Setup of job 1918:
Design bfp_comp, start of the top module:
module bfp_comp (
    input logic clk,
    input logic rst,
    input logic  [63:0] s_axis_tdata,
    input logic  [ 7:0] s_axis_tkeep,
    input logic s_axis_tvalid,
    input logic s_axis_tlast,
    input logic  [31:0] s_axis_tuser,
    output logic [63:0] m_axis_tdata,
    output logic [ 7:0] m_axis_tkeep,
    output logic m_axis_tvalid,
    output logic m_axis_tlast,
    output logic [31:0] m_axis_tuser,
    input logic  [ 3:0] ctrl_ud_comp_meth,
    input logic  [ 3:0] ctrl_ud_iq_width
);
Size in the first run: ~2300 flip-flops, roughly 94000 um^2 of cells after synthesis.
==> flow/config.mk <==
export PLATFORM = sky130hd
export DESIGN_NAME = bfp_comp
export DESIGN_NICKNAME = bfp_comp
export VERILOG_FILES = /design/flow/design.v
export SDC_FILE = /design/flow/constraint.sdc
export NUM_CORES = 4
export LEC_CHECK = 0
export CAP_MARGIN = 10
export CORE_MARGIN = 10
export CORE_UTILIZATION = 40
export GPL_TIMING_DRIVEN = 0
export MAX_ROUTING_LAYER = met4
export SETUP_SLACK_MARGIN = -0.55
export SLEW_MARGIN = 20
==> flow/constraint.sdc <==
create_clock -name core_clock -period 8.138 [get_ports {clk}]
set_input_delay 1.6276 -clock core_clock [delete_from_list [all_inputs] [get_ports {clk}]]
set_output_delay 1.6276 -clock core_clock [all_outputs]
set_load 0.01 [all_outputs]
run.sh (not shown) runs the stock make flow with config.mk's settings and CLKGATE_MAP_FILE=.
diff inputs: job 1918 => job 9566
# job 1918
export LEC_CHECK = 0
export CAP_MARGIN = 10
export CORE_MARGIN = 10
export CORE_UTILIZATION = 40
export GPL_TIMING_DRIVEN = 0
export MAX_ROUTING_LAYER = met4
export SETUP_SLACK_MARGIN = -0.55
export SLEW_MARGIN = 20
create_clock -name core_clock -period 8.138 [get_ports {clk}]
# job 9566
export LEC_CHECK = 0
export CAP_MARGIN = 20
export CORE_MARGIN = 2
export CORE_UTILIZATION = 60
export SETUP_SLACK_MARGIN = 1.63
export SLEW_MARGIN = 20
create_clock -name core_clock -period 5.86 [get_ports {clk}]
## What came out
- Job 1918 → job 9566: overall via count from detail_route -3914; shortest clock period the worst path allows after layout lower.
- Proportion of synthesized flip-flops having asynchronous set or reset came out exactly the same in job 1918 and job 9566.
Relative to job 9566, the following input files were edited for job 2237:
# job 9566
export LEC_CHECK = 0
export CAP_MARGIN = 20
export CORE_MARGIN = 2
export CORE_UTILIZATION = 60
export SETUP_SLACK_MARGIN = 1.63
export SLEW_MARGIN = 20
create_clock -name core_clock -period 5.86 [get_ports {clk}]
# job 2237
export LEC_CHECK = 0
export CAP_MARGIN = 20
export CORE_MARGIN = 2
export CORE_UTILIZATION = 72
export CTS_CLUSTER_DIAMETER = 397
export CTS_CLUSTER_SIZE = 10
export SLEW_MARGIN = 20
export TNS_END_PERCENT = 5
create_clock -name core_clock -period 1.94 [get_ports {clk}]
--- outcome ---
- The remaining runs in job 9566 and job 2237 completed every stage, whereas job 2237 halted early.
- Delta(worst setup slack after placement, job 2237 - job 9566) < 0
- Summary — routability-driven placement congestion ratio, job 2237 relative to job 9566: higher, by 9.0%.
- Comparing the two runs side by side, job 2237 comes out ahead of job 9566 on overall die area.
- Comparing job 9566 against job 2237, there is no change at all in area reported by Yosys stat.
- Estimated wirelength of the detail-placed design, job 9566 and job 2237, lower one = job 9566.
- Job 2237 ends up with higher H-tree depth than job 9566 does.
- [compare] base=job 9566 new=job 2237: floorplan die width went down 8.6%, yosys cell count held.
The following lists how job 7426 was set up differently from job 2237:
# job 2237
export LEC_CHECK = 0
export CAP_MARGIN = 20
export CORE_MARGIN = 2
export CORE_UTILIZATION = 72
export CTS_CLUSTER_DIAMETER = 397
export CTS_CLUSTER_SIZE = 10
export SLEW_MARGIN = 20
export TNS_END_PERCENT = 5
create_clock -name core_clock -period 1.94 [get_ports {clk}]
# job 7426
export LEC_CHECK = 0
export CAP_MARGIN = 20
export CORE_MARGIN = 2
export CORE_UTILIZATION = 40
export SLEW_MARGIN = 20
create_clock -name core_clock -period 8.138 [get_ports {clk}]
Findings:
Against job 2237, job 7426 comes in 1 lower on number of buffers on the longest clock path.
Diff job 2237..job 7426 | number of distinct library cell variants in the gate-level netlist after synthesis | unchanged
Of job 2237 and job 7426, only job 7426 finishes the flow clean.
Run status, job 2237: aborted in 5_1_grt, error GRT-0116
Comparing job 7426 and job 2237, the lower number of standard-cell rows in the floorplan was measured on job 2237.
Job 7426 reports a lower number of H-tree branching levels than job 2237 does.
Job 7426 vs job 2237: placed cell count down
Instance area after placement shrinks by more than 10% when moving from job 2237 to job 7426.
Against job 2237, die footprint in job 7426 rose by more than half.
Core box area: job 7426 > job 2237
Job 7426 -> job 2237: number of clock sinks delta 0, exact match
Changes in job 801 relative to job 7426:
# job 7426
export LEC_CHECK = 0
export CAP_MARGIN = 20
export CORE_MARGIN = 2
export CORE_UTILIZATION = 40
export SLEW_MARGIN = 20
create_clock -name core_clock -period 8.138 [get_ports {clk}]
# job 801
export LEC_CHECK = 0
export ABC_AREA = 1
export CAP_MARGIN = 10
export CORE_MARGIN = 2
export CORE_UTILIZATION = 72
export CTS_CLUSTER_DIAMETER = 246
export SLEW_MARGIN = 20
create_clock -name core_clock -period 3.38 [get_ports {clk}]
[summary]
- Although job 801 finished all stages, its layout failed final checks on negative setup slack.
- Taking job 7426 as 1.0, job 801 lands at 2.0 on non-clock buffer count.
- Between job 7426 and job 801, total design power increased.
- Diff job 7426 -> job 801: final weighted congestion of routability-driven global placement grew by about 7%, non-clock inverter instance count of the final layout higher.
- Wire length of the first global-routing pass in job 801 is 39000 um above job 7426.
- Sort job 7426 and job 801 by worst setup slack, ascending, and job 801 comes first.
- Measured against each other, job 7426 and job 801 differ in total cell area reported by yosys after synthesis, the lower figure coming from job 801.
- Met2 usage, job 7426 and job 801: higher on job 801
- Job 801 reports a lower worst path arrival time than job 7426 does.
Changes in job 1288 relative to job 801:
# job 801
export LEC_CHECK = 0
export ABC_AREA = 1
export CAP_MARGIN = 10
export CORE_MARGIN = 2
export CORE_UTILIZATION = 72
export CTS_CLUSTER_DIAMETER = 246
export SLEW_MARGIN = 20
create_clock -name core_clock -period 3.38 [get_ports {clk}]
# job 1288
export LEC_CHECK = 0
export CAP_MARGIN = 20
export CORE_MARGIN = 2
export CORE_UTILIZATION = 62
export SLEW_MARGIN = 20
create_clock -name core_clock -period 6.06 [get_ports {clk}]
Notes after the runs:
- In job 1288, final worst-path setup slack is higher than in job 801.
- In job 1288 the cell depth of the worst setup path turned out 4 lower than in job 801.
- Sum of met2 wire segment lengths after detailed routing ended up 9.4% lower on job 1288 than on job 801.
- Job 801 → job 1288: worst slew slack as a fraction of its limit went down; part of the power in the clock network has increased; post-detailed-placement cell area lost 2.7%.
- No stage failed in job 1288, and the final checks on the layout all came back clean.
- The number of endpoints with negative hold slack in the final report was comparable across job 801 and job 1288.
- Count of clock-buffer cells in the layout: job 1288 lower than job 801
- The synthesized area in job 1288 was higher than what job 801 gave.
- Final cycle utilization of the critical path (job 1288 over job 801): decrease, 27 points
Power figures rest on the tool's default switching activity, not on a simulated workload.
